[design.v]
module MUX(input [31:0] DMAport, output reg [24:0] out0, out1, out2, out3, out4, out5);
	always @ (*) begin
		out0 = 25'b0;
		out1 = 25'b0;
		out2 = 25'b0;
		out3 = 25'b0;
		out4 = 25'b0;
		out5 = 25'b0;
		case(DMAport[2:0])
			3'b000: out0 = DMAport[31:7];
			3'b001: out1 = DMAport[31:7];
			3'b010: out2 = DMAport[31:7];
			3'b011: out3 = DMAport[31:7];
			3'b100: out4 = DMAport[31:7];
			3'b101: out5 = DMAport[31:7];
			default:;
		endcase
	end
endmodule
module Register(input clk, input rst, input enable, input [23:0] datain, output reg [23:0] dataout);
	always @ (posedge clk or posedge rst) begin
		if (rst)
			dataout <= 24'b0;
		else if(enable)
			dataout <= datain;
	end
endmodule
module Wallace_BaughWooley (
    input  signed [7:0] a,
    input  signed [7:0] b,
    output signed [15:0] prod
);
    assign prod = a * b;
endmodule
module ConvEngine (
    input         clk,
    input         rst,
    input  [31:0] DMAport,        
    input         acc_enable,     
    input         acc_clear,      
    output [31:0] result          
);
    wire [24:0] mux_out0, mux_out1, mux_out2, mux_out3, mux_out4, mux_out5;
    MUX demux (
        .DMAport(DMAport),
        .out0(mux_out0),
        .out1(mux_out1),
        .out2(mux_out2),
        .out3(mux_out3),
        .out4(mux_out4),
        .out5(mux_out5)
    );
    wire [23:0] reg_data [5:0];
    Register reg0 (
        .clk(clk),
        .rst(rst),
        .enable(mux_out0[0]),
        .datain(mux_out0[24:1]),
        .dataout(reg_data[0])
    );
    Register reg1 (
        .clk(clk),
        .rst(rst),
        .enable(mux_out1[0]),
        .datain(mux_out1[24:1]),
        .dataout(reg_data[1])
    );
    Register reg2 (
        .clk(clk),
        .rst(rst),
        .enable(mux_out2[0]),
        .datain(mux_out2[24:1]),
        .dataout(reg_data[2])
    );
    Register reg3 (
        .clk(clk),
        .rst(rst),
        .enable(mux_out3[0]),
        .datain(mux_out3[24:1]),
        .dataout(reg_data[3])
    );
    Register reg4 (
        .clk(clk),
        .rst(rst),
        .enable(mux_out4[0]),
        .datain(mux_out4[24:1]),
        .dataout(reg_data[4])
    );
    Register reg5 (
        .clk(clk),
        .rst(rst),
        .enable(mux_out5[0]),
        .datain(mux_out5[24:1]),
        .dataout(reg_data[5])
    );
    wire signed [7:0] pixel [8:0];
    wire signed [7:0] kernel [8:0];
    assign pixel[0] = reg_data[0][23:16];
    assign pixel[1] = reg_data[0][15:8];
    assign pixel[2] = reg_data[0][7:0];
    assign pixel[3] = reg_data[1][23:16];
    assign pixel[4] = reg_data[1][15:8];
    assign pixel[5] = reg_data[1][7:0];
    assign pixel[6] = reg_data[2][23:16];
    assign pixel[7] = reg_data[2][15:8];
    assign pixel[8] = reg_data[2][7:0];
    assign kernel[0] = reg_data[3][23:16];
    assign kernel[1] = reg_data[3][15:8];
    assign kernel[2] = reg_data[3][7:0];
    assign kernel[3] = reg_data[4][23:16];
    assign kernel[4] = reg_data[4][15:8];
    assign kernel[5] = reg_data[4][7:0];
    assign kernel[6] = reg_data[5][23:16];
    assign kernel[7] = reg_data[5][15:8];
    assign kernel[8] = reg_data[5][7:0];
    wire signed [15:0] prod [8:0];
    Wallace_BaughWooley mult0 (.a(pixel[0]), .b(kernel[0]), .prod(prod[0]));
    Wallace_BaughWooley mult1 (.a(pixel[1]), .b(kernel[1]), .prod(prod[1]));
    Wallace_BaughWooley mult2 (.a(pixel[2]), .b(kernel[2]), .prod(prod[2]));
    Wallace_BaughWooley mult3 (.a(pixel[3]), .b(kernel[3]), .prod(prod[3]));
    Wallace_BaughWooley mult4 (.a(pixel[4]), .b(kernel[4]), .prod(prod[4]));
    Wallace_BaughWooley mult5 (.a(pixel[5]), .b(kernel[5]), .prod(prod[5]));
    Wallace_BaughWooley mult6 (.a(pixel[6]), .b(kernel[6]), .prod(prod[6]));
    Wallace_BaughWooley mult7 (.a(pixel[7]), .b(kernel[7]), .prod(prod[7]));
    Wallace_BaughWooley mult8 (.a(pixel[8]), .b(kernel[8]), .prod(prod[8]));
    wire signed [31:0] prod_ext [8:0];
    assign prod_ext[0] = {{16{prod[0][15]}}, prod[0]};
    assign prod_ext[1] = {{16{prod[1][15]}}, prod[1]};
    assign prod_ext[2] = {{16{prod[2][15]}}, prod[2]};
    assign prod_ext[3] = {{16{prod[3][15]}}, prod[3]};
    assign prod_ext[4] = {{16{prod[4][15]}}, prod[4]};
    assign prod_ext[5] = {{16{prod[5][15]}}, prod[5]};
    assign prod_ext[6] = {{16{prod[6][15]}}, prod[6]};
    assign prod_ext[7] = {{16{prod[7][15]}}, prod[7]};
    assign prod_ext[8] = {{16{prod[8][15]}}, prod[8]};
    wire signed [31:0] sum_products;
    assign sum_products = prod_ext[0] + prod_ext[1] + prod_ext[2] +
                          prod_ext[3] + prod_ext[4] + prod_ext[5] +
                          prod_ext[6] + prod_ext[7] + prod_ext[8];
    reg signed [31:0] accumulator;
    always @(posedge clk or posedge rst) begin
        if (rst) begin
            accumulator <= 32'b0;
        end else if (acc_clear) begin
            accumulator <= 32'b0;
        end else if (acc_enable) begin
            accumulator <= accumulator + sum_products;
        end
    end
    assign result = accumulator;
endmodule
[run.sh]
#!/bin/bash
# the make line also repeats each setting of config.mk as NAME=value (left out here)
make -C /OpenROAD-flow-scripts/flow DESIGN_CONFIG=/design/flow/config.mk WORK_HOME=/design/flow/orfs CLKGATE_MAP_FILE= finish
[config.mk]
export PLATFORM = sky130hd
export DESIGN_NAME = ConvEngine
export DESIGN_NICKNAME = ConvEngine
export VERILOG_FILES = /design/flow/design.v
export SDC_FILE = /design/flow/constraint.sdc
export NUM_CORES = 4
export LEC_CHECK = 0
export ABC_AREA = 1
export CAP_MARGIN = 20
export CORE_ASPECT_RATIO = 0.88
export CORE_MARGIN = 2
export CORE_UTILIZATION = 72
export CTS_CLUSTER_DIAMETER = 232
export MAX_ROUTING_LAYER = met4
export PLACE_DENSITY_LB_ADDON = 0.06
export SETUP_SLACK_MARGIN = 1.76
export SLEW_MARGIN = 20
[constraint.sdc]
create_clock -name core_clock -period 6.07 [get_ports {clk}]
set_input_delay 1.2140 -clock core_clock [delete_from_list [all_inputs] [get_ports {clk}]]
set_output_delay 1.2140 -clock core_clock [all_outputs]
set_load 0.01 [all_outputs]
==> flow_summary.json, run 1 <==
{
  "cp.depth": 30,
  "crit_path_top_delay_cell": "fa_2",
  "worstReg2RegEnd": "accumulator[21]",
  "seq_area_um2": 4470,
  "r2r_cells": 30,
  "muxShareOfSynthArea": 0,
  "antenna_found_initial": 0,
  "most_common_cell": "inv_1",
  "edf_count": 0,
  "finalMaxSlewViolations": 0,
  "top_area_cell": "fa_1",
  "cts_tree": "yes",
  "fp_util": 0.729,
  "min_period_ns": 7.93,
  "hold_end": "reg5.dataout[19]",
  "hold_viol_final": 0,
  "aoi_share": 0.0363,
  "first_global_vias": 30400,
  "drtIter0Drc": 2910,
  "grt_max_degree": 132,
  "synthCells": 4143,
  "xor_share": 0.00167,
  "critPathMostFrequentCell": "fa_1",
  "common_cells": "inv_1, fa_1, nand2_1, ha_1, o21ai_0",
  "clock_latency_ns": 0.52,
  "path_buffers": 9,
  "grt_pass1_wl_um": 169000,
  "setup_slack_ns": -1.86,
  "finalSetupViolCount": 29,
  "comb_area_um2": 27600,
  "vias": 28400,
  "wirelength_um": 108000,
  "port_buffers": 63,
  "num-nets-final": 5658,
  "boundaryPins": 68,
  "adder_share": 0.570,
  "endpoint": "accumulator[21]",
  "cts-root-buf": "clkbuf_16",
  "r2r_setup_slack_ns": -1.86,
  "final_util": 0.859,
  "synth-seq-cells": 176,
  "yosys_area_um2": 36600,
  "dpl.cell_count": 5092,
  "die_w_um": 244,
  "fp_nets": 5302,
  "start_kind": "register",
  "dieHeight_um": 216,
  "path_delay_family": "adder cells",
  "tool_warnings": 39,
  "dp_hpwl_um": 87700,
  "synthToLayoutAreaGrowth_pct": 17.9,
  "whs_path_depth": 2,
  "status": "complete, but fails checks",
  "ant_nets": 0,
  "synth_warnings": 3,
  "rr_startpoint": "reg4.dataout[23]",
  "drtPass1Iterations": 6,
  "n_fill_cell": 2781,
  "min_period_over_period": 1.31,
  "grt_overflow": 0,
  "fmax_mhz": 126,
  "cts_sinks": 176,
  "core_um2": 50300,
  "synth.top_cell.area_share": 0.496,
  "ys_cells": 4143,
  "required_ns": 6.46,
  "vias_per_cell": 5.48,
  "avgSynthCellArea_um2": 8.84,
  "maxCapViolCount": 0,
  "crit_path_max_incr_delay_ns": 0.65,
  "gr-usage-all-layers": 0.447,
  "holdCritStartpoint": "reg5.dataout[19]",
  "async_reset_ff_frac": 1.00,
  "end_kind": "register",
  "failed_checks": "negative setup slack",
  "skew_ns": 0.0185,
  "startpoint": "reg4.dataout[23]",
  "cts_buffers": 17,
  "ys_seq_share": 0.120,
  "worst_pin_slew_ns": 0.951,
  "wl_per_cell_um": 20.7,
  "pre_cts_ws_ns": -1.94,
  "num_antenna_cells": 0,
  "logic_family": "adder cells",
  "synth_cell_type_count": 40,
  "holdWs_ns": 0.561,
  "clk_pin_slew_worst_paths_ns": 0.08,
  "clk_path_buf_depth": 2,
  "rsz0062_at_grt": "true",
  "crit_path_max_fanout": 5,
  "relSlewSlack": 0.360,
  "chipArea_um2": 52700,
  "ys.flop_type": "dfrtp_1",
  "gp_congestion": 1.02,
  "synth_area_um2": 36600,
  "arrival_ns": 8.32,
  "critPathKind": "register to register",
  "cts_max_level": 4,
  "worstHoldPathType": "register to register",
  "cts_hold_buf": 0,
  "ys_sh_simple": 0.109,
  "drcViolationCount": 0,
  "yosys-top-cells-area": "fa_1, inv_1, dfrtp_1",
  "num_rows": 77,
  "layoutNonFillerInstCount": 5183
}
[final cells by class]
type	count	area share
clock buffers	20	0.0103
clock inverters	12	0.00365
inverters	1424	0.125
multi-input cells	2373	0.639
flip-flops and latches	176	0.103
well taps	671	0.0194
repair buffers	507	0.0998
[stage by stage]
stage / instance area (um2) / TNS [ns]
2_1_floorplan: 37800 / -27.59
3_3_place_gp: 41100 / -42.96
3_5_place_dp: 41100 / -44.51
4_1_cts: 42500 / -41.03
5_1_grt: 43200 / -50.69
6_report: 43200 / -46.26
[what timing repair did]
action	in CTS	in global routing
endpoints found under the setup margin	30	30
resized	188	131
pin swaps	89	88
setup buffers	35	23
[metal layers]
layer  vias to the layer above  global-route usage  wire length (um)
li1                      12200                   -                 -
met1                     14100               0.620             39800
met2                      1818               0.628             47300
met3                       335               0.126             14500
met4                         0               0.190              5790
met5                         -                   -                 0
==> run 2: changes to the inputs <==
Settings changed: PLACE_DENSITY_LB_ADDON 0.06 to 0.05, SETUP_SLACK_MARGIN 1.76 to 1.68, TNS_END_PERCENT set to 35.
Clock period 6.07 ns to 5.7 ns, I/O delays scaled along.
==> flow_summary.json, run 2 <==
{
  "aoi_share": 0.0363,
  "edf_count": 0,
  "whs_path_depth": 2,
  "final_util": 0.853,
  "path_buffers": 10,
  "crit_path_max_fanout": 4,
  "cts_sinks": 176,
  "fp_nets": 5302,
  "grt_overflow": 0,
  "common_cells": "inv_1, fa_1, nand2_1, ha_1, o21ai_0",
  "hold_viol_final": 0,
  "failed_checks": "negative setup slack",
  "boundaryPins": 68,
  "ys_seq_share": 0.120,
  "worstHoldPathType": "register to register",
  "min_period_ns": 7.91,
  "vias_per_cell": 5.41,
  "endpoint": "accumulator[29]",
  "vias": 28100,
  "status": "complete, but fails checks",
  "skew_ns": 0.0150,
  "finalSetupViolCount": 29,
  "avgSynthCellArea_um2": 8.84,
  "first_global_vias": 30300,
  "ys_cells": 4143,
  "tool_warnings": 37,
  "maxCapViolCount": 0,
  "grt_max_degree": 88,
  "drtPass1Iterations": 9,
  "num-nets-final": 5671,
  "place_area_um2": 41300,
  "fp_util": 0.729,
  "crit_path_max_incr_delay_ns": 0.59,
  "dieHeight_um": 216,
  "stdcell_area_um2": 42900,
  "clock_latency_ns": 0.52,
  "worstReg2RegEnd": "accumulator[29]",
  "r2r_setup_slack_ns": -2.21,
  "num_rows": 77,
  "muxShareOfSynthArea": 0,
  "gp_congestion": 0.987,
  "rr_startpoint": "reg4.dataout[5]",
  "relSlewSlack": 0.247,
  "rsz0062_at_grt": "true",
  "required_ns": 6.11,
  "cp.depth": 31,
  "xor_share": 0.00167,
  "chipArea_um2": 52700,
  "ant_nets": 0,
  "gr-usage-all-layers": 0.455,
  "holdWs_ns": 0.519,
  "synth_warnings": 3,
  "grt_pass1_wl_um": 171000,
  "synthCells": 4143,
  "holdCritStartpoint": "reg5.dataout[19]",
  "synthToLayoutAreaGrowth_pct": 17.1,
  "clk_path_buf_depth": 2,
  "startpoint": "reg4.dataout[5]",
  "cts_buffers": 17,
  "finalMaxSlewViolations": 0,
  "synth-seq-cells": 176,
  "port_buffers": 63,
  "async_reset_ff_frac": 1.00,
  "setup_slack_ns": -2.21,
  "wl_per_cell_um": 20.7,
  "logic_family": "adder cells",
  "clk_pin_slew_worst_paths_ns": 0.08,
  "ys_sh_simple": 0.109,
  "yosys-top-cells-area": "fa_1, inv_1, dfrtp_1",
  "hold_end": "reg5.dataout[19]",
  "wirelength_um": 107000,
  "cts_max_level": 4,
  "drtIter0Drc": 2734,
  "most_common_cell": "inv_1",
  "core_um2": 50300,
  "yosys_area_um2": 36600,
  "synth_cell_type_count": 40,
  "critPathKind": "register to register",
  "fmax_mhz": 126,
  "min_period_over_period": 1.39,
  "crit_path_top_delay_cell": "fa_1",
  "cts-root-buf": "clkbuf_16",
  "ys.flop_type": "dfrtp_1",
  "path_delay_family": "adder cells",
  "die_w_um": 244,
  "synth_area_um2": 36600,
  "critPathMostFrequentCell": "fa_1",
  "adder_share": 0.570,
  "arrival_ns": 8.32,
  "top_area_cell": "fa_1",
  "end_kind": "register",
  "drcViolationCount": 0,
  "dp_hpwl_um": 89600,
  "antenna_found_initial": 0,
  "r2r_cells": 31,
  "worst_pin_slew_ns": 1.12,
  "synth.top_cell.area_share": 0.496,
  "cts_tree": "yes",
  "start_kind": "register"
}
-- run 2: stage by stage --
step / cells / TNS (ns) / setup WS (ns)
after floorplan: 4143 / -37.95 / -1.66
after global placement: 5108 / -55.32 / -2.50
after detailed placement: 5108 / -59.27 / -2.68
after CTS: 5178 / -51.99 / -2.10
after global routing: 5192 / -60.75 / -2.46
final: 5194 / -54.46 / -2.21
-- run 2: area by class of cell --
class / count / area, um2
antenna: 2 / 5.00
tap: 671 / 840
sequential: 176 / 4440
timing repair buffer: 520 / 4340
multi-input combinational: 2373 / 27400
inverter: 1424 / 5360
clock buffer: 21 / 450
fill: 2888 / 7390
clock inverter: 7 / 90.1
-- run 2: layer usage --
layer / GRT usage / share of wire / vias to the layer above
met2: 0.641 / 0.44 / 1658
li1: - / - / 12200
met5: - / 0 / -
met4: 0.180 / 0.046 / 0
met3: 0.154 / 0.13 / 288
met1: 0.615 / 0.38 / 13900
-- run 2: timing repair --
action	in CTS	in global routing
pin swaps	88	71
resized	158	61
endpoints found under the setup margin	31	31
buffers inserted	42	14
hold buffers	0	0
==> run 3: changes to the inputs <==
Settings changed: ABC_AREA 1 to not set, CORE_ASPECT_RATIO 0.88 to not set, CORE_UTILIZATION 72 to 66, CTS_CLUSTER_DIAMETER 232 to not set, PLACE_DENSITY_LB_ADDON 0.05 to not set, SETUP_SLACK_MARGIN 1.68 to not set, TNS_END_PERCENT 35 to not set.
Clock period 5.7 ns to 7.74 ns, I/O delays scaled along.
==> flow_summary.json, run 3 <==
{
  "dieHeight_um": 237,
  "start_kind": "register",
  "synthCells": 3363,
  "rr_startpoint": "reg1.dataout[7]",
  "worstReg2RegEnd": "accumulator[31]",
  "drtIter0Drc": 1559,
  "aoi_share": 0.0189,
  "ys_sh_simple": 0.0995,
  "yosys_area_um2": 35700,
  "xor_share": 0.00858,
  "ys_cells": 3363,
  "edf_count": 0,
  "cts_max_level": 4,
  "die_w_um": 237,
  "muxShareOfSynthArea": 0.0504,
  "drtPass1Iterations": 5,
  "async_reset_ff_frac": 1.00,
  "fmax_mhz": 115,
  "min_period_over_period": 1.12,
  "first_global_vias": 27700,
  "gp_congestion": 0.939,
  "avgSynthCellArea_um2": 10.6,
  "clock_latency_ns": 0.52,
  "wirelength_um": 93700,
  "synth_area_um2": 35700,
  "adder_share": 0.584,
  "synthToLayoutAreaGrowth_pct": 16.6,
  "cts_sinks": 176,
  "status": "complete, but fails checks",
  "failed_checks": "negative setup slack",
  "ant_nets": 0,
  "critPathMostFrequentCell": "fa_1",
  "most_common_cell": "inv_1",
  "fp_nets": 4522,
  "yosys-top-cells-area": "fa_1, dfrtp_1, inv_1",
  "gr-usage-all-layers": 0.377,
  "arrival_ns": 9.14,
  "hold_end": "accumulator[28]",
  "whs_path_depth": 1,
  "cts-root-buf": "clkbuf_16",
  "fp_util": 0.665,
  "cts_hold_buf": 0,
  "cts_buffers": 17,
  "rsz0062_at_grt": "true",
  "crit_path_max_incr_delay_ns": 0.64,
  "common_cells": "inv_1, fa_1, and2_1, ha_1, nand2_1",
  "core_um2": 53700,
  "tool_warnings": 42,
  "chipArea_um2": 56000,
  "top_area_cell": "fa_1",
  "synth_cell_type_count": 57,
  "crit_path_max_fanout": 6,
  "boundaryPins": 68,
  "vias_per_cell": 5.35,
  "stdcell_area_um2": 41700,
  "seq_area_um2": 4480,
  "num_rows": 85,
  "port_buffers": 63,
  "skew_ns": 0.0109,
  "finalSetupViolCount": 21,
  "startpoint": "reg1.dataout[7]",
  "worstHoldPathType": "register to register",
  "vias": 24000,
  "min_period_ns": 8.69,
  "clk_path_buf_depth": 2,
  "grt_max_degree": 108,
  "comb_area_um2": 28000,
  "setup_tns_ns": -12.83,
  "relSlewSlack": 0.401,
  "grt_pass1_wl_um": 152000,
  "antenna_found_initial": 1,
  "end_kind": "register",
  "num-nets-final": 4943,
  "finalMaxSlewViolations": 0,
  "path_delay_family": "adder cells",
  "ys.flop_type": "dfrtp_1",
  "n_fill_cell": 3629,
  "synth_warnings": 3,
  "critPathKind": "register to register",
  "hold_viol_final": 0,
  "place_area_um2": 39700,
  "ys_seq_share": 0.123,
  "maxCapViolCount": 0,
  "synth.top_cell.area_share": 0.509,
  "synth-seq-cells": 176,
  "setup_slack_ns": -0.954,
  "r2r_setup_slack_ns": -0.95,
  "dp_hpwl_um": 78900,
  "cts_tree": "yes",
  "grt_overflow": 0,
  "endpoint": "accumulator[31]",
  "crit_path_top_delay_cell": "fa_2",
  "drcViolationCount": 0,
  "wl_per_cell_um": 20.9,
  "required_ns": 8.18,
  "clk_pin_slew_worst_paths_ns": 0.08,
  "r2r_cells": 30,
  "logic_family": "adder cells",
  "worst_pin_slew_ns": 0.898,
  "path_buffers": 10,
  "holdCritStartpoint": "accumulator[28]",
  "cp.depth": 30
}
run 3: repair_timing:
item | in CTS | in global routing
pin swaps | 80 | 116
gates resized | 144 | 113
endpoints found under the setup margin | 22 | 23
buffers inserted | 46 | 35
run 3: final cells by class:
cell class,instances,share of cell area
Multi-Input combinational cell,2086,0.671
Sequential cell,176,0.107
Inverter,1044,0.0945
Timing Repair Buffer,459,0.0924
Tap cell,696,0.0209
Clock buffer,17,0.0102
Clock inverter,15,0.00351
Antenna cell,1,0.0000600
run 3: through the flow:
| stage | instances | hold WS, ns | util | setup slack [ns] |
|---|---|---|---|---|
| 6_report | 4494 | 0.582 | 0.776 | -0.954 |
| 5_1_grt | 4493 | 0.619 | 0.776 | -1.12 |
| 4_1_cts | 4459 | 0.586 | 0.764 | -0.857 |
| 3_3_place_gp | 4382 | 0.548 | 0.740 | -0.879 |
| 3_5_place_dp | 4382 | 0.563 | 0.740 | -0.971 |
| 2_1_floorplan | 3363 | 0.567 | - | -0.376 |
run 3: per-layer routing:
| metal | GRT usage | routed length (um) |
|---|---|---|
| met1 | 0.500 | 36500 |
| met2 | 0.595 | 46300 |
| met3 | 0.0599 | 6950 |
| met4 | 0.144 | 3960 |
| met5 | - | 0 |
==> run 4: changes to the inputs <==
Settings changed: CAP_MARGIN 20 to 30, CELL_PAD_IN_SITES_DETAIL_PLACEMENT set to 0, CORE_ASPECT_RATIO set to 0.71, CORE_UTILIZATION 66 to 72, CTS_CLUSTER_SIZE set to 56, GPL_ROUTABILITY_DRIVEN set to 1, GPL_TIMING_DRIVEN set to 1, PLACE_DENSITY_LB_ADDON set to 0.08, SETUP_SLACK_MARGIN set to 0.67, SLEW_MARGIN 20 to 5.
Clock period 7.74 ns to 8.44 ns, I/O delays scaled along.
==> flow_summary.json, run 4 <==
{
  "yosys_area_um2": 35700,
  "cts_max_level": 4,
  "boundaryPins": 68,
  "rr_startpoint": "reg2.dataout[7]",
  "die_w_um": 268,
  "r2r_cells": 26,
  "most_common_cell": "inv_1",
  "xor_share": 0.00858,
  "tool_warnings": 37,
  "top_area_cell": "fa_1",
  "drtIter0Drc": 2046,
  "ys_sh_simple": 0.0995,
  "setup_slack_ns": -0.231,
  "start_kind": "register",
  "async_reset_ff_frac": 1.00,
  "critPathKind": "register to register",
  "clk_path_buf_depth": 2,
  "synthToLayoutAreaGrowth_pct": 14.1,
  "seq_area_um2": 4480,
  "critPathMostFrequentCell": "fa_1",
  "clk_pin_slew_worst_paths_ns": 0.08,
  "num-nets-final": 4829,
  "drtPass1Iterations": 8,
  "gp_congestion": 0.972,
  "startpoint": "reg2.dataout[7]",
  "chipArea_um2": 51500,
  "r2r_setup_slack_ns": -0.23,
  "min_period_over_period": 1.03,
  "dieHeight_um": 192,
  "finalMaxSlewViolations": 0,
  "aoi_share": 0.0189,
  "end_kind": "register",
  "ys.flop_type": "dfrtp_1",
  "clock_latency_ns": 0.48,
  "path_buffers": 6,
  "ant_nets": 0,
  "num_rows": 68,
  "cts_buffers": 17,
  "path_delay_family": "adder cells",
  "common_cells": "inv_1, fa_1, and2_1, ha_1, nand2_1",
  "vias": 24500,
  "cts_hold_buf": 0,
  "cp.depth": 26,
  "fp_nets": 4522,
  "hold_end": "accumulator[28]",
  "grt_max_degree": 88,
  "synth-seq-cells": 176,
  "stdcell_area_um2": 40800,
  "relSlewSlack": 0.438,
  "crit_path_max_fanout": 5,
  "whs_path_depth": 1,
  "antenna_found_initial": 2,
  "hold_viol_final": 0,
  "n_fill_cell": 2756,
  "gr-usage-all-layers": 0.425,
  "status": "complete, but fails checks",
  "grt_overflow": 0,
  "synth_area_um2": 35700,
  "worst_pin_slew_ns": 0.842,
  "endpoint": "accumulator[31]",
  "ys_cells": 3363,
  "holdCritStartpoint": "accumulator[28]",
  "crit_path_top_delay_cell": "fa_2",
  "synth_warnings": 3,
  "place_area_um2": 39000,
  "core_um2": 48800,
  "synth.top_cell.area_share": 0.509,
  "drcViolationCount": 0,
  "layoutNonFillerInstCount": 4348,
  "worstReg2RegEnd": "accumulator[31]",
  "avgSynthCellArea_um2": 10.6,
  "wl_per_cell_um": 22.5,
  "first_global_vias": 27700,
  "rsz0062_at_grt": "true",
  "failed_checks": "negative setup slack",
  "synthCells": 3363,
  "finalSetupViolCount": 7,
  "ys_seq_share": 0.123,
  "grt_pass1_wl_um": 155000,
  "fp_util": 0.732,
  "logic_family": "adder cells",
  "cts-root-buf": "clkbuf_16",
  "required_ns": 8.84,
  "arrival_ns": 9.07,
  "fmax_mhz": 115,
  "skew_ns": 0.0169,
  "dpl.cell_count": 4254,
  "worstHoldPathType": "register to register",
  "muxShareOfSynthArea": 0.0504,
  "yosys-top-cells-area": "fa_1, dfrtp_1, inv_1",
  "adder_share": 0.584,
  "final_util": 0.835,
  "min_period_ns": 8.67,
  "vias_per_cell": 5.64,
  "comb_area_um2": 27900,
  "crit_path_max_incr_delay_ns": 0.62,
  "synth_cell_type_count": 57,
  "edf_count": 0,
  "cts_tree": "yes",
  "holdWs_ns": 0.584,
  "wirelength_um": 97700,
  "dp_hpwl_um": 79300,
  "cts_sinks": 176,
  "port_buffers": 63,
  "maxCapViolCount": 0,
  "pre_cts_ws_ns": -0.417
}
run 4: final cells by class:
type / instances / area share
antenna: 1 / 0.0000614
multi-input combinational: 2086 / 0.685
tap: 665 / 0.0204
inverter: 1044 / 0.0965
sequential: 176 / 0.110
clock buffer: 17 / 0.0104
timing repair buffer: 345 / 0.0735
clock inverter: 14 / 0.00423
run 4: layer usage:
layer,part of all wire,vias up,track usage
met5,0,-,-
met4,0.032,0,0.124
met3,0.11,194,0.106
met2,0.45,1298,0.609
met1,0.41,12800,0.611
li1,-,10200,-
run 4: metrics by stage:
stage	TNS (ns)
floorplan	0
global placement	-0.922
detailed placement	-2.04
CTS	-0.240
global route	-3.34
finish	-0.997
run 4: what timing repair did:
item,in CTS,in global routing
setup endpoints to repair,22,23
resized,143,106
buffers inserted,37,25
cloned,0,0
pin swaps,52,70
hold endpoints to repair,0,0
==> run 5: changes to the inputs <==
Settings changed: ABC_AREA set to 1, CAP_MARGIN 30 to 20, CELL_PAD_IN_SITES_DETAIL_PLACEMENT 0 to not set, CORE_ASPECT_RATIO 0.71 to not set, CTS_CLUSTER_DIAMETER set to 233, CTS_CLUSTER_SIZE 56 to 100, GPL_ROUTABILITY_DRIVEN 1 to not set, GPL_TIMING_DRIVEN 1 to not set, MAX_ROUTING_LAYER met4 to not set, PLACE_DENSITY set to 0.43, PLACE_DENSITY_LB_ADDON 0.08 to not set, SETUP_SLACK_MARGIN 0.67 to not set, SLEW_MARGIN 5 to 20, TNS_END_PERCENT set to 40.
Clock period 8.44 ns to 6.73 ns, I/O delays scaled along.
==> flow_summary.json, run 5 <==
{
  "grt_max_degree": 102,
  "fp_nets": 5302,
  "drcViolationCount": 0,
  "fp_util": 0.730,
  "worstReg2RegEnd": "accumulator[21]",
  "wl_per_cell_um": 19.5,
  "arrival_ns": 8.30,
  "end_kind": "register",
  "grt_pass1_wl_um": 161000,
  "avgSynthCellArea_um2": 8.84,
  "rsz0062_at_grt": "true",
  "vias": 27400,
  "num_rows": 82,
  "first_global_vias": 29400,
  "yosys-top-cells-area": "fa_1, inv_1, dfrtp_1",
  "logic_family": "adder cells",
  "cts_max_level": 4,
  "core_um2": 50200,
  "crit_path_max_fanout": 7,
  "ys_seq_share": 0.120,
  "synth_area_um2": 36600,
  "die_w_um": 230,
  "clk_path_buf_depth": 2,
  "synthToLayoutAreaGrowth_pct": 15.7,
  "cp.depth": 27,
  "synthCells": 4143,
  "num-nets-final": 5627,
  "layoutNonFillerInstCount": 5155,
  "antenna_found_initial": 0,
  "chipArea_um2": 52700,
  "edf_count": 0,
  "min_period_over_period": 1.18,
  "relSlewSlack": 0.439,
  "worst_pin_slew_ns": 0.842,
  "boundaryPins": 68,
  "cts_sinks": 176,
  "async_reset_ff_frac": 1.00,
  "finalSetupViolCount": 27,
  "ys_sh_simple": 0.109,
  "finalMaxSlewViolations": 0,
  "endpoint": "accumulator[21]",
  "min_period_ns": 7.93,
  "dpl.cell_count": 5083,
  "drtPass1Iterations": 6,
  "failed_checks": "negative setup slack",
  "ys.flop_type": "dfrtp_1",
  "wirelength_um": 101000,
  "hold_viol_final": 0,
  "cts-root-buf": "clkbuf_16",
  "xor_share": 0.00167,
  "ant_nets": 0,
  "path_buffers": 7,
  "yosys_area_um2": 36600,
  "maxCapViolCount": 0,
  "setup_slack_ns": -1.20,
  "ys_cells": 4143,
  "path_delay_family": "adder cells",
  "skew_ns": 0.0106,
  "cts_tree": "yes",
  "tool_warnings": 42,
  "drtIter0Drc": 2590,
  "port_buffers": 63,
  "most_common_cell": "inv_1",
  "aoi_share": 0.0363,
  "critPathKind": "register to register",
  "muxShareOfSynthArea": 0,
  "grt_overflow": 0,
  "vias_per_cell": 5.32,
  "clk_pin_slew_worst_paths_ns": 0.07,
  "synth.top_cell.area_share": 0.496,
  "startpoint": "reg2.dataout[7]",
  "synth-seq-cells": 176,
  "crit_path_max_incr_delay_ns": 0.60,
  "clock_latency_ns": 0.49,
  "gp_congestion": 0.979,
  "cts_buffers": 17,
  "holdWs_ns": 0.553,
  "required_ns": 7.09,
  "gr-usage-all-layers": 0.411,
  "synth_cell_type_count": 40,
  "adder_share": 0.570,
  "r2r_cells": 27,
  "synth_warnings": 3,
  "fmax_mhz": 126,
  "crit_path_top_delay_cell": "fa_2",
  "dieHeight_um": 230,
  "worstHoldPathType": "register to register",
  "holdCritStartpoint": "reg4.dataout[4]",
  "common_cells": "inv_1, fa_1, nand2_1, ha_1, o21ai_0",
  "dp_hpwl_um": 83900,
  "start_kind": "register",
  "hold_end": "reg4.dataout[4]",
  "top_area_cell": "fa_1",
  "status": "complete, but fails checks",
  "whs_path_depth": 2,
  "critPathMostFrequentCell": "fa_1",
  "rr_startpoint": "reg2.dataout[7]",
  "r2r_setup_slack_ns": -1.20,
  "cts_hold_buf": 0
}
## run 5: per-stage QoR
step	utilization	setup slack, ns	TNS [ns]	cell area (um2)
2_1_floorplan	-	-0.626	-11.56	37100
3_3_place_gp	0.813	-1.12	-24.55	40800
3_5_place_dp	0.813	-1.21	-27.38	40800
4_1_cts	0.837	-1.05	-23.21	42000
5_1_grt	0.845	-1.41	-30.71	42400
6_report	0.845	-1.20	-24.79	42400
## run 5: metal layers
layer / part of all wire / track usage / wire [um] / vias up
li1: - / - / - / 12100
met1: 0.38 / 0.566 / 38400 / 13700
met2: 0.46 / 0.622 / 46200 / 1407
met3: 0.11 / 0.104 / 10800 / 244
met4: 0.054 / 0.192 / 5450 / 0
met5: 0 / 0.00460 / 0 / -
## run 5: what timing repair did
| action | in CTS | in global routing |
|---|---|---|
| setup buffers | 16 | 21 |
| cloned | 1 | 0 |
| endpoints found under the setup margin | 28 | 28 |
| pin swaps | 44 | 63 |
| gates resized | 145 | 89 |
| endpoints found under the hold margin | 0 | 0 |
## run 5: cell type report
class / count / area (um2)
well taps: 672 / 841
flip-flops and latches: 176 / 4440
repair buffers: 476 / 3990
diodes: 2 / 5.00
fillers: 2951 / 7770
clock inverters: 12 / 133
multi-input cells: 2373 / 27200
clock buffers: 20 / 447
inverters: 1424 / 5370
==> run 6: changes to the inputs <==
Settings changed: ABC_AREA 1 to 0, CORE_MARGIN 2 to 9, CORE_UTILIZATION 72 to 27, CTS_CLUSTER_DIAMETER 233 to 169, CTS_CLUSTER_SIZE 100 to 49, GPL_ROUTABILITY_DRIVEN set to 0, PLACE_DENSITY 0.43 to not set, PLACE_DENSITY_LB_ADDON set to 0.24, SETUP_SLACK_MARGIN set to 3.45, TNS_END_PERCENT 40 to 80.
Clock period 6.73 ns to 16.1 ns, I/O delays scaled along.
==> flow_summary.json, run 6 <==
{
  "yosys-top-cells-area": "fa_1, dfrtp_1, inv_1",
  "adder_share": 0.584,
  "clk_pin_slew_worst_paths_ns": 0.08,
  "xor_share": 0.00858,
  "cts_tree": "yes",
  "synth_warnings": 3,
  "wirelength_um": 91400,
  "r2r_setup_slack_ns": 6.42,
  "chipArea_um2": 146000,
  "cts_setup_buffers": 0,
  "maxCapViolCount": 0,
  "drcViolationCount": 0,
  "required_ns": 16.55,
  "status": "timing/DRC/antenna clean",
  "crit_path_top_delay_cell": "fa_1",
  "ant_nets": 0,
  "cts_sinks": 176,
  "comb_area_um2": 27200,
  "rr_startpoint": "reg4.dataout[8]",
  "hold_viol_final": 0,
  "edf_count": 0,
  "muxShareOfSynthArea": 0.0504,
  "ys.flop_type": "dfrtp_1",
  "crit_path_max_incr_delay_ns": 0.63,
  "num_rows": 133,
  "fp_util": 0.272,
  "setup_tns_ns": 0,
  "seq_area_um2": 4400,
  "path_delay_family": "adder cells",
  "wl_per_cell_um": 17.7,
  "ys_seq_share": 0.123,
  "dp_hpwl_um": 80500,
  "cp.depth": 25,
  "drtPass1Iterations": 5,
  "gr-usage-all-layers": 0.134,
  "dieHeight_um": 382,
  "vias_per_cell": 4.10,
  "critPathMostFrequentCell": "fa_1",
  "synthToLayoutAreaGrowth_pct": 9.26,
  "n_fill_cell": 13900,
  "finalMaxSlewViolations": 0,
  "cts_resized": 0,
  "skew_ns": 0.0136,
  "avgSynthCellArea_um2": 10.6,
  "startpoint": "reg4.dataout[8]",
  "worstHoldPathType": "register to register",
  "arrival_ns": 10.13,
  "aoi_share": 0.0189,
  "boundaryPins": 68,
  "critPathKind": "register to register",
  "grt_max_degree": 88,
  "end_kind": "register",
  "relSlewSlack": 0.366,
  "drtIter0Drc": 903,
  "grt_overflow": 0,
  "holdCritStartpoint": "accumulator[24]",
  "num-nets-final": 4560,
  "crit_path_max_fanout": 9,
  "start_kind": "register",
  "clk_path_buf_depth": 2,
  "first_global_vias": 23700,
  "port_buffers": 63,
  "fp_nets": 4522,
  "worst_pin_slew_ns": 0.948,
  "synth.top_cell.area_share": 0.509,
  "worstReg2RegEnd": "accumulator[31]",
  "cts_buffers": 17,
  "synth_area_um2": 35700,
  "pre_cts_ws_ns": 6.41,
  "top_area_cell": "fa_1",
  "fmax_mhz": 103,
  "synth-seq-cells": 176,
  "rsz0062_at_grt": "false",
  "hold_end": "accumulator[24]",
  "common_cells": "inv_1, fa_1, and2_1, ha_1, nand2_1",
  "cts-root-buf": "clkbuf_16",
  "synth_cell_type_count": 57,
  "synthCells": 3363,
  "core_um2": 131000,
  "min_period_over_period": 0.601,
  "ys_sh_simple": 0.0995,
  "ys_cells": 3363,
  "antenna_found_initial": 2,
  "logic_family": "adder cells",
  "r2r_cells": 25,
  "clock_latency_ns": 0.54,
  "vias": 21200,
  "most_common_cell": "inv_1",
  "die_w_um": 382,
  "path_buffers": 6,
  "endpoint": "accumulator[31]",
  "cts_max_level": 4,
  "setup_slack_ns": 6.42,
  "tool_warnings": 34,
  "grt_pass1_wl_um": 149000,
  "yosys_area_um2": 35700,
  "whs_path_depth": 1,
  "async_reset_ff_frac": 1.00,
  "min_period_ns": 9.68,
  "cts_hold_buf": 0,
  "finalSetupViolCount": 0
}
==> run 6: routing by layer <==
layer | part of all wire | vias up | global-route usage | routed length (um)
met5 | 0 | - | 0 | 0
met2 | 0.49 | 240 | 0.223 | 45200
met4 | 0.015 | 0 | 0.0276 | 1350
met1 | 0.46 | 11200 | 0.189 | 42200
li1 | - | 9698 | - | -
met3 | 0.029 | 44 | 0.0149 | 2660
==> run 6: layout make-up <==
cell class,instances,share of cell area
multi-input cells,2086,0.697
flip-flops and latches,176,0.113
inverters,1044,0.101
well taps,1755,0.0562
repair buffers,76,0.0184
clock buffers,18,0.0112
clock inverters,14,0.00352
diodes,2,0.000128
==> run 6: stage by stage <==
stage,util,std cells,cell area (um2),hold WS [ns]
6_report,0.297,5171,39100,0.571
4_1_cts,0.297,5169,39000,0.577
3_5_place_dp,0.293,5137,38500,0.553
3_3_place_gp,0.293,5137,38500,0.554
5_1_grt,0.297,5169,39000,0.611
2_1_floorplan,-,3363,35700,0.567
==> run 7: changes to the inputs <==
Settings changed: ABC_AREA 0 to 1, CELL_PAD_IN_SITES_DETAIL_PLACEMENT set to 0, CORE_ASPECT_RATIO set to 0.71, CORE_MARGIN 9 to 2, CORE_UTILIZATION 27 to 72, CTS_CLUSTER_DIAMETER 169 to 231, CTS_CLUSTER_SIZE 49 to 56, GPL_TIMING_DRIVEN set to 1, MAX_ROUTING_LAYER set to met4, PLACE_DENSITY_LB_ADDON 0.24 to 0.04, SETUP_SLACK_MARGIN 3.45 to not set, SLEW_MARGIN 20 to 40, TNS_END_PERCENT 80 to not set.
Clock period 16.1 ns to 5.96 ns, I/O delays scaled along.
==> flow_summary.json, run 7 <==
{
  "worstHoldPathType": "register to register",
  "whs_path_depth": 1,
  "skew_ns": 0.0145,
  "grt_overflow": 0,
  "clk_pin_slew_worst_paths_ns": 0.08,
  "r2r_cells": 30,
  "maxCapViolCount": 0,
  "path_buffers": 10,
  "adder_share": 0.570,
  "cts_sinks": 176,
  "synth_warnings": 3,
  "yosys_area_um2": 36600,
  "holdWs_ns": 0.567,
  "drtPass1Iterations": 5,
  "dr.max_layer_used": "met4",
  "setup_slack_ns": -2.17,
  "ys_seq_share": 0.120,
  "cts_hold_buf": 0,
  "dp_hpwl_um": 89300,
  "dieHeight_um": 194,
  "most_common_cell": "inv_1",
  "wl_per_cell_um": 21.3,
  "edf_count": 0,
  "relSlewSlack": 0.521,
  "finalMaxSlewViolations": 0,
  "endpoint": "accumulator[29]",
  "synth_cell_type_count": 40,
  "yosys-top-cells-area": "fa_1, inv_1, dfrtp_1",
  "num-nets-final": 5708,
  "cts_tree": "yes",
  "fp_nets": 5302,
  "cp.depth": 30,
  "fp_util": 0.730,
  "critPathKind": "register to register",
  "ys.flop_type": "dfrtp_1",
  "vias": 28900,
  "num_rows": 69,
  "async_reset_ff_frac": 1.00,
  "worst_pin_slew_ns": 0.711,
  "die_w_um": 272,
  "r2r_setup_slack_ns": -2.17,
  "drcViolationCount": 0,
  "port_buffers": 63,
  "status": "complete, but fails checks",
  "chipArea_um2": 52700,
  "route.layer.met1.wl_um": 42200,
  "cts-root-buf": "clkbuf_16",
  "common_cells": "inv_1, fa_1, nand2_1, ha_1, o21ai_0",
  "muxShareOfSynthArea": 0,
  "start_kind": "register",
  "final_util": 0.869,
  "rsz0062_at_grt": "true",
  "clock_latency_ns": 0.49,
  "grt_max_degree": 132,
  "startpoint": "reg2.dataout[15]",
  "synth_area_um2": 36600,
  "clk_path_buf_depth": 2,
  "boundaryPins": 68,
  "end_kind": "register",
  "gr-usage-all-layers": 0.458,
  "n_fill_cell": 2603,
  "aoi_share": 0.0363,
  "worstReg2RegEnd": "accumulator[29]",
  "min_period_ns": 8.13,
  "wirelength_um": 112000,
  "tool_warnings": 38,
  "cts_max_level": 4,
  "synthToLayoutAreaGrowth_pct": 19.0,
  "vias_per_cell": 5.52,
  "grt_pass1_wl_um": 173000,
  "holdCritStartpoint": "accumulator[1]",
  "finalSetupViolCount": 29,
  "ant_nets": 0,
  "first_global_vias": 30600,
  "top_area_cell": "fa_1",
  "path_delay_family": "adder cells",
  "arrival_ns": 8.51,
  "crit_path_max_incr_delay_ns": 0.65,
  "setup_tns_ns": -49.16,
  "hold_end": "accumulator[1]",
  "min_period_over_period": 1.36,
  "fmax_mhz": 123,
  "xor_share": 0.00167,
  "antenna_found_initial": 0,
  "avgSynthCellArea_um2": 8.84,
  "synth-seq-cells": 176,
  "required_ns": 6.34,
  "rr_startpoint": "reg2.dataout[15]",
  "ys_sh_simple": 0.109,
  "ys_cells": 4143,
  "dr_wl_met3_um": 17500,
  "cts_buffers": 17,
  "logic_family": "adder cells",
  "synthCells": 4143,
  "crit_path_max_fanout": 7,
  "hold_viol_final": 0,
  "critPathMostFrequentCell": "fa_1",
  "synth.top_cell.area_share": 0.496,
  "crit_path_top_delay_cell": "fa_1",
  "failed_checks": "negative setup slack",
  "drtIter0Drc": 3408,
  "wl_met2_um": 46600,
  "core_um2": 50200
}
run 7: final cells by class:
cell class,count,area [um2],share of cell area
Tap cell,674,843,0.0193
Sequential cell,176,4470,0.103
Inverter,1424,5380,0.123
Multi-Input combinational cell,2373,27600,0.632
Clock buffer,23,468,0.0107
Clock inverter,9,85.1,0.00195
Antenna cell,1,2.50,0.0000574
Timing Repair Buffer,557,4780,0.110
run 7: metrics by stage:
step,setup slack (ns),cell area (um2),std cells
floorplan,-1.40,37800,4143
global placement,-1.97,41400,5126
detailed placement,-2.02,41400,5128
CTS,-1.79,42800,5202
global route,-2.35,43600,5236
finish,-2.17,43600,5237
run 7: what timing repair did:
item,in CTS,in global routing
buffers inserted,42,35
setup endpoints to repair,29,29
resized,197,166
pin swaps,93,140
run 7: layer usage:
metal | GRT usage | vias up
li1 | - | 12300
met3 | 0.184 | 319
met4 | 0.156 | 0
met1 | 0.646 | 14300
met2 | 0.605 | 2058
met5 | - | -
==> run 8: changes to the inputs <==
Settings changed: CELL_PAD_IN_SITES_DETAIL_PLACEMENT 0 to not set, CORE_ASPECT_RATIO 0.71 to 0.88, CTS_CLUSTER_DIAMETER 231 to 238, CTS_CLUSTER_SIZE 56 to 32, GPL_ROUTABILITY_DRIVEN 0 to not set, GPL_TIMING_DRIVEN 1 to not set, PLACE_DENSITY_LB_ADDON 0.04 to 0.06, SETUP_SLACK_MARGIN set to 1.57, SLEW_MARGIN 40 to 20.
Clock period 5.96 ns to 5.47 ns, I/O delays scaled along.
==> flow_summary.json, run 8 <==
{
  "fp_util": 0.729,
  "clk_pin_slew_worst_paths_ns": 0.08,
  "crit_path_max_fanout": 7,
  "fmax_mhz": 126,
  "die_w_um": 244,
  "worst_pin_slew_ns": 0.987,
  "antenna_found_initial": 0,
  "ys.flop_type": "dfrtp_1",
  "skew_ns": 0.0148,
  "dpl.cell_count": 5096,
  "stdcell_area_um2": 43700,
  "dieHeight_um": 216,
  "critPathMostFrequentCell": "fa_1",
  "logic_family": "adder cells",
  "synth_cell_type_count": 40,
  "muxShareOfSynthArea": 0,
  "arrival_ns": 8.31,
  "path_delay_family": "adder cells",
  "ys_sh_simple": 0.109,
  "crit_path_top_delay_cell": "fa_1",
  "most_common_cell": "inv_1",
  "setup_slack_ns": -2.47,
  "clock_latency_ns": 0.49,
  "synth_warnings": 3,
  "ys_cells": 4143,
  "required_ns": 5.84,
  "rr_startpoint": "reg2.dataout[23]",
  "critPathKind": "register to register",
  "tool_warnings": 39,
  "maxCapViolCount": 0,
  "num_rows": 77,
  "wirelength_um": 111000,
  "yosys_area_um2": 36600,
  "synth_area_um2": 36600,
  "cts_max_level": 4,
  "synth.top_cell.area_share": 0.496,
  "adder_share": 0.570,
  "yosys-top-cells-area": "fa_1, inv_1, dfrtp_1",
  "chipArea_um2": 52700,
  "finalSetupViolCount": 29,
  "crit_path_max_incr_delay_ns": 0.60,
  "cts-root-buf": "clkbuf_16",
  "drtPass1Iterations": 7,
  "wl_per_cell_um": 21.1,
  "synthToLayoutAreaGrowth_pct": 19.1,
  "core_um2": 50300,
  "failed_checks": "negative setup slack",
  "whs_path_depth": 2,
  "endpoint": "accumulator[21]",
  "synth-seq-cells": 176,
  "vias": 29000,
  "xor_share": 0.00167,
  "relSlewSlack": 0.335,
  "drtIter0Drc": 3187,
  "min_period_ns": 7.94,
  "layoutNonFillerInstCount": 5235,
  "holdCritStartpoint": "reg5.dataout[12]",
  "worstReg2RegEnd": "accumulator[21]",
  "grt_pass1_wl_um": 172000,
  "start_kind": "register",
  "cts_hold_buf": 0,
  "final_util": 0.868,
  "setup_tns_ns": -62.93,
  "boundaryPins": 68,
  "first_global_vias": 31000,
  "cts_buffers": 17,
  "cp.depth": 28,
  "fp_nets": 5302,
  "top_area_cell": "fa_1",
  "min_period_over_period": 1.45,
  "grt_overflow": 0,
  "async_reset_ff_frac": 1.00,
  "hold_viol_final": 0,
  "gr-usage-all-layers": 0.454,
  "hold_end": "reg5.dataout[12]",
  "cts_tree": "yes",
  "startpoint": "reg2.dataout[23]",
  "drcViolationCount": 0,
  "port_buffers": 63,
  "path_buffers": 8,
  "num_antenna_cells": 0,
  "place_area_um2": 41200,
  "gp_congestion": 1.01,
  "grt_max_degree": 128,
  "cts_sinks": 176,
  "avgSynthCellArea_um2": 8.84,
  "ys_seq_share": 0.120,
  "aoi_share": 0.0363,
  "synthCells": 4143,
  "worstHoldPathType": "register to register",
  "dp_hpwl_um": 86400,
  "num-nets-final": 5711,
  "edf_count": 0,
  "ant_nets": 0,
  "finalMaxSlewViolations": 0,
  "r2r_cells": 28,
  "common_cells": "inv_1, fa_1, nand2_1, ha_1, o21ai_0",
  "r2r_setup_slack_ns": -2.47,
  "clk_path_buf_depth": 2,
  "status": "complete, but fails checks",
  "end_kind": "register",
  "rsz0062_at_grt": "true",
  "vias_per_cell": 5.54
}
[run 8: through the flow]
stage | setup slack, ns | hold WS (ns)
floorplan | -1.89 | 0.481
global placement | -2.43 | 0.490
detailed placement | -2.43 | 0.496
CTS | -2.30 | 0.514
global route | -2.64 | 0.571
finish | -2.47 | 0.539
[run 8: final cells by class]
class,count,area (um2)
clock buffers,21,470
clock inverters,10,111
repair buffers,560,4750
inverters,1424,5370
flip-flops and latches,176,4470
well taps,671,840
multi-input cells,2373,27600
fillers,2666,6640
[run 8: per-layer routing]
metal,vias to the layer above,global-route usage,part of all wire
met2,1990,0.637,0.44
met4,0,0.215,0.060
met1,14300,0.616,0.37
met3,410,0.133,0.13
li1,12300,-,-
met5,-,-,0
[run 8: repair_timing]
action,in CTS,in global routing
endpoints found under the setup margin,31,31
gates cloned,0,0
buffers inserted,76,32
pin swaps,116,121
resized,209,146
==> run 9: changes to the inputs <==
Settings changed: CAP_MARGIN 20 to 40, CORE_ASPECT_RATIO 0.88 to not set, CTS_CLUSTER_DIAMETER 238 to 233, CTS_CLUSTER_SIZE 32 to 100, MAX_ROUTING_LAYER met4 to not set, PLACE_DENSITY_LB_ADDON 0.06 to not set, SETUP_SLACK_MARGIN 1.57 to not set.
Clock period 5.47 ns to 10.4 ns, I/O delays scaled along.
==> flow_summary.json, run 9 <==
{
  "startpoint": "reg5.dataout[16]",
  "synth.top_cell.area_share": 0.496,
  "grt_pass1_wl_um": 146000,
  "maxCapViolCount": 0,
  "drtIter0Drc": 2082,
  "endpoint": "accumulator[22]",
  "synthToLayoutAreaGrowth_pct": 4.34,
  "status": "timing/DRC/antenna clean",
  "first_global_vias": 26800,
  "relSlewSlack": 0.507,
  "async_reset_ff_frac": 1.00,
  "hold_viol_final": 0,
  "path_buffers": 8,
  "rsz0062_at_grt": "false",
  "r2r_cells": 28,
  "crit_path_top_delay_cell": "fa_1",
  "port_buffers": 63,
  "num_antenna_cells": 0,
  "vias_per_cell": 5.22,
  "adder_share": 0.570,
  "critPathKind": "register to register",
  "cts_hold_buf": 0,
  "common_cells": "inv_1, fa_1, nand2_1, ha_1, o21ai_0",
  "grt_overflow": 0,
  "dieHeight_um": 230,
  "min_period_ns": 9.03,
  "r2r_setup_slack_ns": 1.37,
  "dr.max_layer_used": "met4",
  "xor_share": 0.00167,
  "comb_area_um2": 26200,
  "yosys-top-cells-area": "fa_1, inv_1, dfrtp_1",
  "cts-root-buf": "clkbuf_16",
  "wl_per_cell_um": 18.4,
  "most_common_cell": "inv_1",
  "end_kind": "register",
  "synth_cell_type_count": 40,
  "cts_buffers": 17,
  "dp_hpwl_um": 76200,
  "chipArea_um2": 52700,
  "worst_pin_slew_ns": 0.739,
  "start_kind": "register",
  "clk_path_buf_depth": 2,
  "critPathMostFrequentCell": "fa_1",
  "aoi_share": 0.0363,
  "fmax_mhz": 111,
  "cts_resized": 0,
  "ys_cells": 4143,
  "synthCells": 4143,
  "holdCritStartpoint": "accumulator[14]",
  "worstReg2RegEnd": "accumulator[22]",
  "worstHoldPathType": "register to register",
  "finalSetupViolCount": 0,
  "cp.depth": 28,
  "fp_nets": 5302,
  "final_util": 0.762,
  "wirelength_um": 87600,
  "muxShareOfSynthArea": 0,
  "setup_tns_ns": 0,
  "logic_family": "adder cells",
  "ys_seq_share": 0.120,
  "n_fill_cell": 3747,
  "rr_startpoint": "reg5.dataout[16]",
  "cts_sinks": 176,
  "gp_congestion": 0.936,
  "ys.flop_type": "dfrtp_1",
  "vias": 24900,
  "seq_area_um2": 4400,
  "drcViolationCount": 0,
  "synth-seq-cells": 176,
  "fp_util": 0.730,
  "core_um2": 50200,
  "arrival_ns": 9.39,
  "cts_tree": "yes",
  "gr-usage-all-layers": 0.368,
  "yosys_area_um2": 36600,
  "grt_max_degree": 69,
  "synth_warnings": 3,
  "edf_count": 0,
  "route.layer.met1.wl_um": 35400,
  "whs_path_depth": 2,
  "dr_wl_met3_um": 7420,
  "drtPass1Iterations": 8,
  "avgSynthCellArea_um2": 8.84,
  "hold_end": "accumulator[14]",
  "tool_warnings": 36,
  "num-nets-final": 5232,
  "ant_nets": 0,
  "num_rows": 82,
  "finalMaxSlewViolations": 0,
  "ys_sh_simple": 0.109,
  "cts_max_level": 4,
  "wl_met2_um": 41500,
  "synth_area_um2": 36600,
  "skew_ns": 0.0119,
  "die_w_um": 230,
  "top_area_cell": "fa_1",
  "required_ns": 10.77,
  "path_delay_family": "adder cells",
  "cts_setup_buffers": 0,
  "crit_path_max_incr_delay_ns": 0.72,
  "boundaryPins": 68,
  "crit_path_max_fanout": 10,
  "antenna_found_initial": 0,
  "min_period_over_period": 0.868,
  "clk_pin_slew_worst_paths_ns": 0.08,
  "clock_latency_ns": 0.48
}
## run 9: area by class of cell
| type | count | area share |
|---|---|---|
| Inverter | 1424 | 0.140 |
| Tap cell | 672 | 0.0220 |
| Clock inverter | 13 | 0.00406 |
| Multi-Input combinational cell | 2373 | 0.686 |
| Timing Repair Buffer | 81 | 0.0208 |
| Sequential cell | 176 | 0.115 |
| Clock buffer | 18 | 0.0115 |
## run 9: through the flow
stage	cells	instance area, um2	setup WS (ns)	hold slack [ns]
after floorplan	4143	36600	2.54	0.481
after global placement	4723	37600	1.52	0.529
after detailed placement	4724	37600	1.44	0.536
after CTS	4755	38200	1.40	0.554
after global routing	4757	38200	0.872	0.586
final	4757	38200	1.37	0.555
## run 9: routing by layer
metal / up-vias / GRT usage
li1: 11300 / -
met1: 12400 / 0.531
met2: 1033 / 0.580
met3: 128 / 0.0594
met4: 0 / 0.124
met5: - / 0
==> run 10: changes to the inputs <==
Settings changed: CAP_MARGIN 40 to 20, CORE_ASPECT_RATIO set to 0.5, CTS_CLUSTER_DIAMETER 233 to 373, CTS_CLUSTER_SIZE 100 to 96, TNS_END_PERCENT set to 10.
Clock period 10.4 ns to 5.27 ns, I/O delays scaled along.
==> flow_summary.json, run 10 <==
{
  "status": "complete, but fails checks",
  "failed_checks": "negative setup slack",
  "worst_pin_slew_ns": 1.09,
  "finalSetupViolCount": 30,
  "cts_max_level": 4,
  "crit_path_top_delay_cell": "fa_2",
  "relSlewSlack": 0.272,
  "fmax_mhz": 126,
  "whs_path_depth": 2,
  "drtPass1Iterations": 6,
  "rr_startpoint": "reg1.dataout[7]",
  "chipArea_um2": 52800,
  "r2r_setup_slack_ns": -2.65,
  "arrival_ns": 8.29,
  "wirelength_um": 106000,
  "critPathMostFrequentCell": "fa_1",
  "edf_count": 0,
  "ant_nets": 0,
  "cp.depth": 31,
  "crit_path_max_incr_delay_ns": 0.68,
  "xor_share": 0.00167,
  "cts_tree": "yes",
  "async_reset_ff_frac": 1.00,
  "die_w_um": 323,
  "vias": 28200,
  "skew_ns": 0.0130,
  "synthCells": 4143,
  "finalMaxSlewViolations": 0,
  "grt_pass1_wl_um": 167000,
  "antenna_found_initial": 5,
  "fp_nets": 5302,
  "first_global_vias": 30800,
  "most_common_cell": "inv_1",
  "min_period_over_period": 1.50,
  "hold_viol_final": 0,
  "avgSynthCellArea_um2": 8.84,
  "crit_path_max_fanout": 6,
  "synth-seq-cells": 176,
  "path_delay_family": "adder cells",
  "dp_hpwl_um": 89600,
  "cts_hold_buf": 0,
  "aoi_share": 0.0363,
  "yosys-top-cells-area": "fa_1, inv_1, dfrtp_1",
  "synthToLayoutAreaGrowth_pct": 15.8,
  "adder_share": 0.570,
  "dieHeight_um": 164,
  "wl_per_cell_um": 20.4,
  "synth_warnings": 3,
  "hold_end": "reg5.dataout[14]",
  "worstReg2RegEnd": "accumulator[27]",
  "path_buffers": 10,
  "common_cells": "inv_1, fa_1, nand2_1, ha_1, o21ai_0",
  "tool_warnings": 39,
  "endpoint": "accumulator[27]",
  "holdCritStartpoint": "reg5.dataout[14]",
  "ys_sh_simple": 0.109,
  "clk_pin_slew_worst_paths_ns": 0.08,
  "drtIter0Drc": 2648,
  "grt_max_degree": 89,
  "worstHoldPathType": "register to register",
  "gr-usage-all-layers": 0.434,
  "critPathKind": "register to register",
  "logic_family": "adder cells",
  "required_ns": 5.64,
  "start_kind": "register",
  "min_period_ns": 7.92,
  "clock_latency_ns": 0.49,
  "synth_cell_type_count": 40,
  "place_area_um2": 41100,
  "port_buffers": 63,
  "cts-root-buf": "clkbuf_16",
  "yosys_area_um2": 36600,
  "ys_seq_share": 0.120,
  "drcViolationCount": 0,
  "rsz0062_at_grt": "true",
  "core_um2": 50200,
  "clk_path_buf_depth": 2,
  "gp_congestion": 0.978,
  "startpoint": "reg1.dataout[7]",
  "cts_sinks": 176,
  "ys_cells": 4143,
  "r2r_cells": 31,
  "synth_area_um2": 36600,
  "end_kind": "register",
  "cts_buffers": 17,
  "stdcell_area_um2": 42400,
  "num_rows": 58,
  "vias_per_cell": 5.43,
  "synth.top_cell.area_share": 0.496,
  "setup_slack_ns": -2.65,
  "boundaryPins": 68,
  "num-nets-final": 5635,
  "grt_overflow": 0,
  "top_area_cell": "fa_1",
  "fp_util": 0.730,
  "ys.flop_type": "dfrtp_1",
  "maxCapViolCount": 0,
  "muxShareOfSynthArea": 0,
  "setup_tns_ns": -68.60
}
-- run 10: metal layers --
metal,track usage,vias to the layer above,routed length [um]
met5,0,-,0
met4,0.161,0,4360
met3,0.127,320,12100
met2,0.700,1538,49700
met1,0.566,14200,39500
li1,-,12100,-
-- run 10: stage by stage --
| stage | utilization | hold WS [ns] | instances | worst slack [ns] |
|---|---|---|---|---|
| finish | 0.845 | 0.585 | 5187 | -2.65 |
| detailed placement | 0.818 | 0.564 | 5113 | -2.78 |
| global route | 0.844 | 0.610 | 5179 | -2.91 |
| CTS | 0.839 | 0.579 | 5165 | -2.53 |
| floorplan | - | 0.481 | 4143 | -2.09 |
| global placement | 0.818 | 0.549 | 5113 | -2.74 |
-- run 10: final cells by class --
type	instances	area, um2
Multi-Input combinational cell	2373	27200
Fill cell	2894	7800
Inverter	1424	5360
Sequential cell	176	4440
Timing Repair Buffer	484	3990
Tap cell	690	863
Clock buffer	20	457
Clock inverter	12	134
Antenna cell	8	20.0
-- run 10: repair_timing --
item,CTS,global route
buffers inserted,21,13
resized,119,58
setup endpoints to repair,30,30
pin swaps,61,36
